north:
Design LED_flow, start of the top module:
module LED_flow(
  input      i_clk,                     
  input      i_rst_n,                   
  input      pause,                     
  output reg [6:0] keyboard_val,        
  output reg [7:0] keyboard             
 );
reg [1:0] cnt2;                         
reg [3:0] flag;                         
reg [23:0] flag_time;                   
reg key_clk_sec;                        
reg key_clk_sec_d;
reg [1:0] cnt;                          
reg key_clk_d;
wire key_clk  = cnt[1];                 
wire sec_tick = key_clk_sec & ~key_clk_sec_d;
wire scan_tick = key_clk & ~key_clk_d;
always @ (posedge i_clk)
   begin
     if (i_rst_n) begin
         cnt <= 2'd0;
         cnt2 <= 2'd0;
         key_clk_sec <= 1'b0;
         key_clk_sec_d <= 1'b0;
         key_clk_d <= 1'b0;
     end else begin
         cnt <= cnt + 1'b1;
         cnt2 <= (cnt2 + 1'b1) % 2'd3;
         if(cnt2 < 2'd1)
             key_clk_sec <= 1'b1;
         else
             key_clk_sec <= 1'b0;
         key_clk_sec_d <= key_clk_sec;
         key_clk_d <= key_clk;
     end
   end
always @ (posedge i_clk)
  begin
    if (i_rst_n)
        flag_time <= 24'b0;
    else if(sec_tick && !pause)
        flag_time <= (flag_time + 1'b1) % 24'd8640000;
  end
always @ (posedge i_clk)
  if (i_rst_n) begin
    flag <= 4'd0;
    keyboard <= 8'b1111_1111;
    keyboard_val <= 7'b1111111;
  end else if (scan_tick)
  begin
    flag <= (flag + 1'b1) % 4'd8;
    case(flag)
       4'h0:begin
                keyboard <= 8'b0111_1111;    
                case((flag_time / 19'd360000) / 4'd10)
                4'd0:keyboard_val <= 7'b0000001;
                4'd1:keyboard_val <= 7'b1001111;
                4'd2:keyboard_val <= 7'b0010010;
                4'd3:keyboard_val <= 7'b0000110;
                4'd4:keyboard_val <= 7'b1001100;
                4'd5:keyboard_val <= 7'b0100100;
                4'd6:keyboard_val <= 7'b0100000;
                4'd7:keyboard_val <= 7'b0001111;
                4'd8:keyboard_val <= 7'b0000000;
                4'd9:keyboard_val <= 7'b0001100;
                endcase
            end
       4'h1:begin
                keyboard <= 8'b1011_1111;    
                case((flag_time / 19'd360000) % 4'd10)
                4'd0:keyboard_val <= 7'b0000001;
  ...
clock: 25.5 ns
lec_check: 0
abc_area: 1
cap_margin: 20
core_margin: 2
core_utilization: 72
cts_cluster_size: 27
place_density_lb_addon: 0.19
setup_slack_margin: 3.95
slew_margin: 20
tns_end_percent: 5
run.sh (not shown) runs the stock make flow with config.mk's settings and CLKGATE_MAP_FILE=.
north never completed; the flow aborted with a tool error in 4_1_cts.
### north -> south
- SETUP_SLACK_MARGIN removed (was 3.95)
- PLACE_DENSITY newly set to 0.6
- CTS_CLUSTER_SIZE removed (was 27)
- PLACE_DENSITY_LB_ADDON removed (was 0.19)
- CORE_UTILIZATION changed from 72 to 69
- TNS_END_PERCENT removed (was 5)
- the clock period (ns, I/O delays scaled along) changed from 25.5 to 36.1
==> comparison <==
Relative to north, final weighted congestion in routability-driven placement decreased by 0.039 in south.
[compare] base=north new=south: cell area after synthesis about even, overall die area rose about 4%, floorplan core area rose 3.5%, placed instance count fell 1022.
Looking at the reports, south completed the entire flow and the layout it produced met the timing, DRC and antenna checks.

========
The RTL this note starts from:
==> flow/design.v <==
`timescale 1ns / 1ps
module LED_flow(
  input      i_clk,                     
  input      i_rst_n,                   
  input      pause,                     
  output reg [6:0] keyboard_val,        
  output reg [7:0] keyboard             
 );
reg [1:0] cnt2;                         
reg [3:0] flag;                         
reg [23:0] flag_time;                   
reg key_clk_sec;                        
reg key_clk_sec_d;
reg [1:0] cnt;                          
reg key_clk_d;
wire key_clk  = cnt[1];                 
wire sec_tick = key_clk_sec & ~key_clk_sec_d;
wire scan_tick = key_clk & ~key_clk_d;
always @ (posedge i_clk)
   begin
     if (i_rst_n) begin
         cnt <= 2'd0;
         cnt2 <= 2'd0;
         key_clk_sec <= 1'b0;
         key_clk_sec_d <= 1'b0;
         key_clk_d <= 1'b0;
     end else begin
         cnt <= cnt + 1'b1;
         cnt2 <= (cnt2 + 1'b1) % 2'd3;
         if(cnt2 < 2'd1)
             key_clk_sec <= 1'b1;
         else
             key_clk_sec <= 1'b0;
         key_clk_sec_d <= key_clk_sec;
         key_clk_d <= key_clk;
     end
   end
always @ (posedge i_clk)
  begin
    if (i_rst_n)
        flag_time <= 24'b0;
    else if(sec_tick && !pause)
        flag_time <= (flag_time + 1'b1) % 24'd8640000;
  end
always @ (posedge i_clk)
  if (i_rst_n) begin
    flag <= 4'd0;
    keyboard <= 8'b1111_1111;
    keyboard_val <= 7'b1111111;
  end else if (scan_tick)
  begin
    flag <= (flag + 1'b1) % 4'd8;
    case(flag)
       4'h0:begin
                keyboard <= 8'b0111_1111;    
                case((flag_time / 19'd360000) / 4'd10)
                4'd0:keyboard_val <= 7'b0000001;
                4'd1:keyboard_val <= 7'b1001111;
                4'd2:keyboard_val <= 7'b0010010;
                4'd3:keyboard_val <= 7'b0000110;
                4'd4:keyboard_val <= 7'b1001100;
                4'd5:keyboard_val <= 7'b0100100;
                4'd6:keyboard_val <= 7'b0100000;
                4'd7:keyboard_val <= 7'b0001111;
                4'd8:keyboard_val <= 7'b0000000;
                4'd9:keyboard_val <= 7'b0001100;
                endcase
            end
       4'h1:begin
                keyboard <= 8'b1011_1111;    
                case((flag_time / 19'd360000) % 4'd10)
                4'd0:keyboard_val <= 7'b0000001;
                4'd1:keyboard_val <= 7'b1001111;
                4'd2:keyboard_val <= 7'b0010010;
                4'd3:keyboard_val <= 7'b0000110;
                4'd4:keyboard_val <= 7'b1001100;
                4'd5:keyboard_val <= 7'b0100100;
                4'd6:keyboard_val <= 7'b0100000;
                4'd7:keyboard_val <= 7'b0001111;
                4'd8:keyboard_val <= 7'b0000000;
                4'd9:keyboard_val <= 7'b0001100;
                endcase
            end
       4'h2:begin
                keyboard <= 8'b1101_1111;    
                case(((flag_time / 13'd6000) % 6'd60) / 4'd10)
                4'd0:keyboard_val <= 7'b0000001;
                4'd1:keyboard_val <= 7'b1001111;
                4'd2:keyboard_val <= 7'b0010010;
                4'd3:keyboard_val <= 7'b0000110;
                4'd4:keyboard_val <= 7'b1001100;
                4'd5:keyboard_val <= 7'b0100100;
                4'd6:keyboard_val <= 7'b0100000;
                4'd7:keyboard_val <= 7'b0001111;
                4'd8:keyboard_val <= 7'b0000000;
                4'd9:keyboard_val <= 7'b0001100;
                endcase
            end
       4'h3:begin
                keyboard <= 8'b1110_1111;    
                case(((flag_time / 13'd6000) % 6'd60) % 4'd10)
                4'd0:keyboard_val <= 7'b0000001;
                4'd1:keyboard_val <= 7'b1001111;
                4'd2:keyboard_val <= 7'b0010010;
                4'd3:keyboard_val <= 7'b0000110;
                4'd4:keyboard_val <= 7'b1001100;
                4'd5:keyboard_val <= 7'b0100100;
                4'd6:keyboard_val <= 7'b0100000;
                4'd7:keyboard_val <= 7'b0001111;
                4'd8:keyboard_val <= 7'b0000000;
                4'd9:keyboard_val <= 7'b0001100;
                endcase
            end
       4'h4:begin
                keyboard <= 8'b1111_0111;    
                case(((flag_time / 7'd100) % 6'd60) / 4'd10)
                4'd0:keyboard_val <= 7'b0000001;
                4'd1:keyboard_val <= 7'b1001111;
                4'd2:keyboard_val <= 7'b0010010;
                4'd3:keyboard_val <= 7'b0000110;
                4'd4:keyboard_val <= 7'b1001100;
                4'd5:keyboard_val <= 7'b0100100;
                4'd6:keyboard_val <= 7'b0100000;
                4'd7:keyboard_val <= 7'b0001111;
                4'd8:keyboard_val <= 7'b0000000;
                4'd9:keyboard_val <= 7'b0001100;
                endcase
            end
       4'h5:begin
                keyboard <= 8'b1111_1011;    
                case(((flag_time / 7'd100) % 6'd60) % 4'd10)
                4'd0:keyboard_val <= 7'b0000001;
                4'd1:keyboard_val <= 7'b1001111;
                4'd2:keyboard_val <= 7'b0010010;
                4'd3:keyboard_val <= 7'b0000110;
                4'd4:keyboard_val <= 7'b1001100;
                4'd5:keyboard_val <= 7'b0100100;
                4'd6:keyboard_val <= 7'b0100000;
                4'd7:keyboard_val <= 7'b0001111;
                4'd8:keyboard_val <= 7'b0000000;
                4'd9:keyboard_val <= 7'b0001100;
                endcase
            end
       4'h6:begin
                keyboard <= 8'b1111_1101;    
                case((flag_time % 7'd100)/4'd10)
                4'd0:keyboard_val <= 7'b0000001;
                4'd1:keyboard_val <= 7'b1001111;
                4'd2:keyboard_val <= 7'b0010010;
                4'd3:keyboard_val <= 7'b0000110;
                4'd4:keyboard_val <= 7'b1001100;
                4'd5:keyboard_val <= 7'b0100100;
                4'd6:keyboard_val <= 7'b0100000;
                4'd7:keyboard_val <= 7'b0001111;
                4'd8:keyboard_val <= 7'b0000000;
                4'd9:keyboard_val <= 7'b0001100;
                endcase
            end
       4'h7:begin
                keyboard <= 8'b1111_1110;    
                case(flag_time % 4'd10)
                4'd0:keyboard_val <= 7'b0000001;
                4'd1:keyboard_val <= 7'b1001111;
                4'd2:keyboard_val <= 7'b0010010;
                4'd3:keyboard_val <= 7'b0000110;
                4'd4:keyboard_val <= 7'b1001100;
                4'd5:keyboard_val <= 7'b0100100;
                4'd6:keyboard_val <= 7'b0100000;
                4'd7:keyboard_val <= 7'b0001111;
                4'd8:keyboard_val <= 7'b0000000;
                4'd9:keyboard_val <= 7'b0001100;
                endcase
            end
    endcase
  end
endmodule
clock: 13.5 ns
lec_check: 0
cap_margin: 20
core_margin: 2
core_utilization: 56
setup_slack_margin: 3.9
slew_margin: 20
The first run produced a layout that fails on negative setup slack.
==> next run, changes <==
- CORE_UTILIZATION: 56 -> 64
- SETUP_SLACK_MARGIN: 3.9 -> default
Effect: This time the run never finished: it broke off in clock tree synthesis (4_1_cts), error DPL-0033; die area decreases by 12%; synthesized area is unchanged; synthesized cell count does not change.
==> next run, changes <==
- ABC_AREA: default -> 1
- CORE_UTILIZATION: 64 -> 70
- PLACE_DENSITY: default -> 0.6
- clock period: 13.5 -> 11.6 ns (I/O delays scaled with it)
=> This time the run died in detailed placement (3_5_place_dp) on DPL-0038; synthesized area rises slightly; synthesized cell count grows by about a fifth; die size shrinks by a little under a tenth.
==> next run, changes <==
- ABC_AREA: 1 -> default
- CORE_UTILIZATION: 70 -> 65
- TNS_END_PERCENT: default -> 5
- clock period: 11.6 -> 19.4 ns (I/O delays scaled with it)
After rerunning: The new run finished with negative setup slack left. Synthesized area falls by 0.62%. Synthesized cell count falls by 15%. Die area rises by 6.9%.
==> next run, changes <==
- CORE_UTILIZATION: 65 -> 40
- TNS_END_PERCENT: 5 -> default
- clock period: 19.4 -> 25.0 ns (I/O delays scaled with it)
The new run finished with timing, DRC and antenna clean.
Die area is higher by 61%.
Area after synthesis does not change.
Critical path depth went down by 9.
Register-to-register slack is better by 2.4 ns.
Core utilization came out lower by 40 points.
Maximum frequency went down by 13%.
Routed wire length is lower by 17%.
==> next run, changes <==
- CORE_UTILIZATION: 40 -> 28
- clock period: 25.0 -> 24.3 ns (I/O delays scaled with it)
=> Fmax grows by 3.3%. Critical path depth drops by 1. Global-route usage fell by 7.3 points. Cell area increases by 2.1%.

========
// LED_flow: RTL as listed in full above, without the edits since
Settings: LEC_CHECK=0, ABC_AREA=1, CAP_MARGIN=20, CORE_MARGIN=2, CORE_UTILIZATION=72, CTS_CLUSTER_SIZE=96, PLACE_DENSITY=0.6, SLEW_MARGIN=20; clock period 32.8 ns.
The starting point completed, yet does not pass: negative setup slack.
Next try:
--- a/flow/config.mk
+++ b/flow/config.mk
@@ -6,9 +6,7 @@
 export NUM_CORES = 4
 export LEC_CHECK = 0
-export ABC_AREA = 1
 export CAP_MARGIN = 20
 export CORE_MARGIN = 2
-export CORE_UTILIZATION = 72
-export CTS_CLUSTER_SIZE = 96
+export CORE_UTILIZATION = 40
 export PLACE_DENSITY = 0.6
 export SLEW_MARGIN = 20
==> flow/constraint.sdc (replaced) <==
create_clock -name core_clock -period 24.3 [get_ports {i_clk}]
set_input_delay 4.8600 -clock core_clock [delete_from_list [all_inputs] [get_ports {i_clk}]]
set_output_delay 4.8600 -clock core_clock [all_outputs]
set_load 0.01 [all_outputs]
Now the flow finished clean. Worst hold slack stays flat. Clock-buffer cell count went up by 2. Setup slack gains 2800 ps.
Next try:
--- a/flow/config.mk
+++ b/flow/config.mk
@@ -8,5 +8,5 @@
 export CAP_MARGIN = 20
 export CORE_MARGIN = 2
-export CORE_UTILIZATION = 40
-export PLACE_DENSITY = 0.6
+export CORE_UTILIZATION = 56
+export SETUP_SLACK_MARGIN = 3.95
 export SLEW_MARGIN = 20
==> flow/constraint.sdc (replaced) <==
create_clock -name core_clock -period 13.5 [get_ports {i_clk}]
set_input_delay 2.7000 -clock core_clock [delete_from_list [all_inputs] [get_ports {i_clk}]]
set_output_delay 2.7000 -clock core_clock [all_outputs]
set_load 0.01 [all_outputs]
Effect:
- The changed run produced a layout that fails on negative setup slack
- worst hold slack gets better by 8.5 ps
- maximum frequency goes up slightly
- worst setup slack gets worse by 11000 ps
- die size decreases by a quarter to a third
- final area rises by well over a third
- routed wire length is higher by well over a third
- register-to-register slack is worse by 11000 ps
Next try:
--- a/flow/config.mk
+++ b/flow/config.mk
@@ -8,5 +8,6 @@
 export CAP_MARGIN = 20
 export CORE_MARGIN = 2
-export CORE_UTILIZATION = 56
-export SETUP_SLACK_MARGIN = 3.95
+export CORE_UTILIZATION = 65
+export PLACE_DENSITY = 0.6
 export SLEW_MARGIN = 20
+export TNS_END_PERCENT = 5
==> flow/constraint.sdc (replaced) <==
create_clock -name core_clock -period 19.7 [get_ports {i_clk}]
set_input_delay 3.9400 -clock core_clock [delete_from_list [all_inputs] [get_ports {i_clk}]]
set_output_delay 3.9400 -clock core_clock [all_outputs]
set_load 0.01 [all_outputs]
The changed run completed, yet does not pass: negative setup slack.
Synthesized area does not change.
Non-clock buffer count falls by 960.
Count of clock-buffer cells in the layout is unchanged.
Wire length falls by a quarter to a third.
Cell count falls by about a fifth.
Setup slack gains 8300 ps.
Maximum frequency rises by roughly a tenth.

========
== garnet ==
// LED_flow: RTL as listed in full above, without the edits since
==> flow/config.mk <==
export PLATFORM = sky130hd
export DESIGN_NAME = LED_flow
export DESIGN_NICKNAME = LED_flow
export VERILOG_FILES = /design/flow/design.v
export SDC_FILE = /design/flow/constraint.sdc
export NUM_CORES = 4
export LEC_CHECK = 0
export CAP_MARGIN = 20
export CELL_PAD_IN_SITES_DETAIL_PLACEMENT = 1
export CELL_PAD_IN_SITES_GLOBAL_PLACEMENT = 2
export CORE_ASPECT_RATIO = 0.5
export CORE_MARGIN = 2
export CORE_UTILIZATION = 33
export CTS_CLUSTER_DIAMETER = 252
export CTS_CLUSTER_SIZE = 98
export HOLD_SLACK_MARGIN = 0.22
export PLACE_DENSITY_LB_ADDON = 0.04
export SLEW_MARGIN = 20
export TNS_END_PERCENT = 10
==> flow/constraint.sdc <==
create_clock -name core_clock -period 25.0 [get_ports {i_clk}]
set_input_delay 5.0000 -clock core_clock [delete_from_list [all_inputs] [get_ports {i_clk}]]
set_output_delay 5.0000 -clock core_clock [all_outputs]
set_load 0.01 [all_outputs]
Looking at the reports, garnet completed the entire flow and the layout it produced met the timing, DRC and antenna checks.
[inputs] harbor vs garnet
- clearing CELL_PAD_IN_SITES_DETAIL_PLACEMENT, which used to be 1
- clearing HOLD_SLACK_MARGIN, which used to be 0.22
- swapping 33 for 68 in CORE_UTILIZATION
- swapping 252 for 242 in CTS_CLUSTER_DIAMETER
- clearing CELL_PAD_IN_SITES_GLOBAL_PLACEMENT, which used to be 2
- clearing CORE_ASPECT_RATIO, which used to be 0.5
- clearing TNS_END_PERCENT, which used to be 10
- putting PLACE_DENSITY at 0.6 where nothing was set
- clearing PLACE_DENSITY_LB_ADDON, which used to be 0.04
--- outcome ---
The top metal layer carrying routed signals comes out met4 in one run and met5 in the other, namely in garnet and harbor respectively.
Cmp harbor and garnet / critical-path maximum fanout / higher: garnet
Taking garnet as the reference, in harbor non-clock buffer count went down 37%; fraction of met3 tracks used by global routing went up 3.2 points; required time of the critical path has remained practically unchanged; global-route usage rose by 17 points; critical path depth decreased about 1.4%.
Sort harbor and garnet by count of placed standard cells in the final layout, fillers left out desc -> top: garnet
Relative to harbor, the following input files were edited for lagoon:
- changing CORE_UTILIZATION from 68 to 33
- setting CELL_PAD_IN_SITES_GLOBAL_PLACEMENT to 2 for the first time
- setting CORE_ASPECT_RATIO to 1.96 for the first time
- removing PLACE_DENSITY (formerly 0.6)
- removing CTS_CLUSTER_DIAMETER (formerly 242)
[summary]
On non-clock buffer count: between lagoon and harbor, it ends up lower for harbor.
harbor → lagoon: relative slew slack lost 1.2 points; final critical delay including setup and external delays lost 160 ps; signed area change from the synthesized netlist to the final layout picked up an extra 5.6 points; worst setup slack picked up an extra 160 ps; number of nets in the finished design picked up an extra 2.7%.
> inputs changed (lagoon -> sierra)
- CTS_CLUSTER_SIZE: 98 -> unset
- CELL_PAD_IN_SITES_GLOBAL_PLACEMENT: 2 -> unset
- CORE_ASPECT_RATIO: 1.96 -> unset
- CORE_UTILIZATION: 33 -> 64
- PLACE_DENSITY: unset -> 0.6
- the clock period (ns, I/O delays scaled along): 25.0 -> 36.1
### Flow results
sierra was carried through to the last stage, and its layout satisfied the timing, DRC and antenna checks. From lagoon to sierra the numbers moved as follows: die span in x picked up an extra 1.0 um; least setup slack across all paths after layout +6550 ps; share of the final layout cell area in sequential cells now sits higher; post-route minimum period went up by 4550 ps. | routed wire length on met3 | sierra vs lagoon | 4300 um higher |. Of sierra and lagoon, the run reporting the lower area of all sequential standard cells was sierra. Measured slew at the worst slew-check pin was lower in the run labelled lagoon. sierra -> lagoon: synthesized area delta 0, exact match.
